== run A ==
==> flow/design.v <==
`timescale 1ns / 1ps
module CompareAndShift32Bit (
    input [7:0] exp_a,
    input [7:0] exp_b,
    input [23:0] man_a,
    input [23:0] man_b,
    output reg [23:0] al_man_a,
    output reg [23:0] al_man_b,
    output reg [7:0] shift
);
    always @(*) begin
        if (exp_a > exp_b) begin
            shift = exp_a - exp_b;
            al_man_a = man_a;
            al_man_b = man_b >> shift;
        end else begin
            shift = exp_b - exp_a;
            al_man_a = man_a >> shift;
            al_man_b = man_b;
        end
    end
endmodule
`timescale 1ns / 1ps
module Addition32Bit (
    input sign_a,
    input sign_b,
    input [23:0] a,b,
    output reg [24:0] res,
    output reg sign_res
    );
    always @(*) begin
        if (sign_a == sign_b) begin
            sign_res = sign_a;   
            res = a+b;
        end
        else if (a >= b) begin
            res = a - b;
            sign_res = sign_a;
        end
        else begin
            res = b - a;
            sign_res = sign_b;
        end
    end
endmodule	
`timescale 1ns / 1ps
module Normalization32Bit (
    input [24:0] res,
    input [7:0] exp_base,
    output reg [23:0] man_res,
    output reg [7:0] exp_res,
    output reg overflow
);
    reg [24:0] normalized_result;
    integer i;
    always @(*) begin
        normalized_result = res;
        exp_res = exp_base;
        if (normalized_result[24]) begin
            normalized_result = normalized_result >> 1;
            exp_res = exp_base + 1;
        end else begin
            for (i = 0; i < 24; i = i + 1) begin
                if (normalized_result[23] == 0 && exp_res > 0) begin
                    normalized_result = normalized_result << 1;
                    exp_res = exp_res - 1;
                end
            end
            if (normalized_result == 25'b0)
                exp_res = 8'b0;
        end
        man_res = normalized_result[23:0];
        overflow = (exp_res >= 8'b11111111);
    end
endmodule
`timescale 1ns / 1ps
module adder_32bit(
    input clk,
    input rst,
    input [31:0] i_a,
    input [31:0] i_b,
    input i_vld,
    output reg [31:0] o_res,
    output reg o_res_vld,
    output reg overflow
);
wire [7:0] shift;
wire [23:0] al_man_a, al_man_b;
wire sign_a, sign_b, sign_res;
wire [7:0] exp_a, exp_b, exp_res;
wire [23:0] man_a, man_b, man_res;
wire [24:0] res;
wire operation_overflow;
assign sign_a = i_a[31];
assign sign_b = i_b[31];
assign exp_a = i_a[30:23];
assign exp_b = i_b[30:23];
assign man_a = (exp_a == 8'b0) ? {1'b0, i_a[22:0]} : {1'b1, i_a[22:0]};  
assign man_b = (exp_b == 8'b0) ? {1'b0, i_b[22:0]} : {1'b1, i_b[22:0]};
wire is_nan_a = ((exp_a == 8'b11111111) && (man_a[22:0] != 0));  
wire is_nan_b = ((exp_b == 8'b11111111) && (man_b[22:0] != 0));
wire is_inf_a = ((exp_a == 8'b11111111) && (man_a[22:0] == 0));
wire is_inf_b = ((exp_b == 8'b11111111) && (man_b[22:0] == 0));
wire is_zero_a = ((i_a[30:0] == 0));  
wire is_zero_b = ((i_b[30:0] == 0));
CompareAndShift32Bit u_CompareAndShift32Bit (
    .exp_a(exp_a),           
    .exp_b(exp_b),           
    .man_a(man_a),           
    .man_b(man_b),           
    .al_man_a(al_man_a),     
    .al_man_b(al_man_b),     
    .shift(shift)            
);
Addition32Bit u_Addition32Bit (
    .sign_a(sign_a),         
    .sign_b(sign_b),         
    .a(al_man_a),            
    .b(al_man_b),            
    .res(res),               
    .sign_res(sign_res)      
);
Normalization32Bit u_Normalization32Bit (
    .res(res),                                   
    .exp_base((exp_a > exp_b) ? exp_a : exp_b),  
    .man_res(man_res),                           
    .exp_res(exp_res),                           
    .overflow(operation_overflow)                
);
always @(posedge clk or posedge rst) begin
    if (rst) begin
        o_res <= 32'b0;
        o_res_vld <= 1'b0;
        overflow <= 1'b0;
    end else if (i_vld) begin
        if (is_nan_a || is_nan_b || (is_inf_a && is_inf_b && (sign_a != sign_b))) begin
            o_res <= 32'h7FC00000;  
            overflow <= 1'b1;
        end 
        else if (is_inf_a || is_inf_b) begin
            o_res <= is_inf_a ? i_a : i_b;  
            overflow <= 1'b1;
        end 
        else if (is_zero_a && is_zero_b) begin
            o_res <= 32'b0;  
            overflow <= 1'b0;
        end 
        else begin
        o_res <= {sign_res, exp_res, man_res[22:0]};
        o_res_vld <= 1'b1;
        overflow <= operation_overflow;
        end
        o_res_vld <= 1'b1;
    end else begin
        o_res_vld <= 1'b0;
    end
end
endmodule
==> flow/config.mk <==
export PLATFORM = sky130hd
export DESIGN_NAME = adder_32bit
export DESIGN_NICKNAME = adder_32bit
export VERILOG_FILES = /design/flow/design.v
export SDC_FILE = /design/flow/constraint.sdc
export NUM_CORES = 4
export LEC_CHECK = 0
export ABC_AREA = 1
export CAP_MARGIN = 20
export CORE_MARGIN = 2
export CORE_UTILIZATION = 72
export CTS_CLUSTER_DIAMETER = 362
export SLEW_MARGIN = 20
==> flow/constraint.sdc <==
create_clock -name core_clock -period 13.6 [get_ports {clk}]
set_input_delay 2.7200 -clock core_clock [delete_from_list [all_inputs] [get_ports {clk}]]
set_output_delay 2.7200 -clock core_clock [all_outputs]
set_load 0.01 [all_outputs]
run.sh (not shown) runs the stock make flow with config.mk's settings and CLKGATE_MAP_FILE=.
Run A never completed, since it errored out during 3_5_place_dp.
#### Input delta (run B over run A)
- swapping 72 for 56 in CORE_UTILIZATION
- clearing CTS_CLUSTER_DIAMETER, which used to be 362
- clearing ABC_AREA, which used to be 1
--- outcome ---
- 3_5_place_dp: run A exited with error
- Run B is listed as incomplete: the tool reported an error in 5_1_grt and the run ended there.
- Compared with run A, run B shows a post-synthesis simple-gate area fraction that is 27 points lower.
- Delta (run B minus run A): mux cell area share after synthesis went up by 18 points; core area went up by about 9%; floorplan-stage core utilization went down by 16 points; die outline width went up by 9.3 um.
- In run B, compound-gate portion of the synthesized area is higher than in run A.
- Taking run A as the reference, in run B number of rows in the core area rose 3, chip area estimate from yosys synthesis fell 4100 um^2.
Input-level comparison between run C and run B:
- putting ABC_AREA at 1 where nothing was set
- putting PLACE_DENSITY at 0.39 where nothing was set
- putting CTS_CLUSTER_DIAMETER at 50 where nothing was set
- swapping 56 for 72 in CORE_UTILIZATION
- putting CTS_CLUSTER_SIZE at 10 where nothing was set
Each of run B and run C falls short of a clean finish. Run B: GRT-0232 in 5_1_grt -> run aborted. Between run B and run C, the area of the core is higher for run B. When run C is set beside run B, its post-synthesis instance total turns out to be 1,262 larger. Measured against each other, run B and run C differ in share of synthesized area spent on multiplexers, the lower figure coming from run C.
Here is what was changed in the inputs of run D compared with run C.
- CTS_CLUSTER_DIAMETER no longer set, was 50
- ABC_AREA no longer set, was 1
- PLACE_DENSITY no longer set, was 0.39
- CORE_UTILIZATION now 12, was 72
- CTS_CLUSTER_SIZE no longer set, was 10
- the clock period (ns, I/O delays scaled along) now 41.5, was 13.6
### Flow results
When run D is set beside run C, its last weighted congestion value of the routability-driven placer turns out to be 0.19 smaller. Per the comparison of run D with run C, mean instance size in the synthesized netlist up 0.80 um^2; synthesized cell area down 4100 um^2; distinct cell type count after synthesis up 36. Run D: PASS, flow complete, no timing, DRC or antenna violations. Run D has number of rows in the core area above what run C had. The higher count of instantiated cells in the yosys netlist of run D and run C is in run C. Compared with run C, in run D share of synthesized cell area in full adder, half adder and majority cells higher; die boundary height higher. Run D — overall chip area 400% higher, run C as reference. Core outline area sits higher in run D than in run C.
For run E, these inputs were changed with respect to run D:
- an added SETUP_SLACK_MARGIN of -2.0
- a change of CORE_UTILIZATION from 12 to 58
- a change of the clock period (ns, I/O delays scaled along) from 41.5 to 27.8
Run E terminated abnormally: 5_1_grt reported GRT-0116. From run D to run E the numbers moved as follows: floorplan-stage core utilization has increased, overall die height has decreased, worst setup slack before clock tree synthesis has decreased, core box area has decreased.
Changes in run F relative to run E:
- changing CORE_UTILIZATION from 58 to 52
- removing SETUP_SLACK_MARGIN (formerly -2.0)
- changing the clock period (ns, I/O delays scaled along) from 27.8 to 41.5
### Flow results
Of run E and run F, only run F finishes the flow clean.
For run E, the flow was terminated by a tool error in 5_1_grt and produced no final design.
Of run E and run F, the lower pre-placement core utilization belongs to run F.
From run F to run E, net count of the mapped netlist did not move at all.
Diff run F..run E | boundary pin count | unchanged
Between run F and run E, the number of flip-flops and latches in the synthesized netlist does not differ in any meaningful way.
Between run E and run F, number of standard-cell rows in the floorplan is lower for run E, run F comes in above that.
Run F and run E ended up with roughly the same area after synthesis.
Compared with run E, run F shows a higher horizontal die dimension.
Looking at overall die area across both flows, run F is the weaker of the two, with run E ahead.
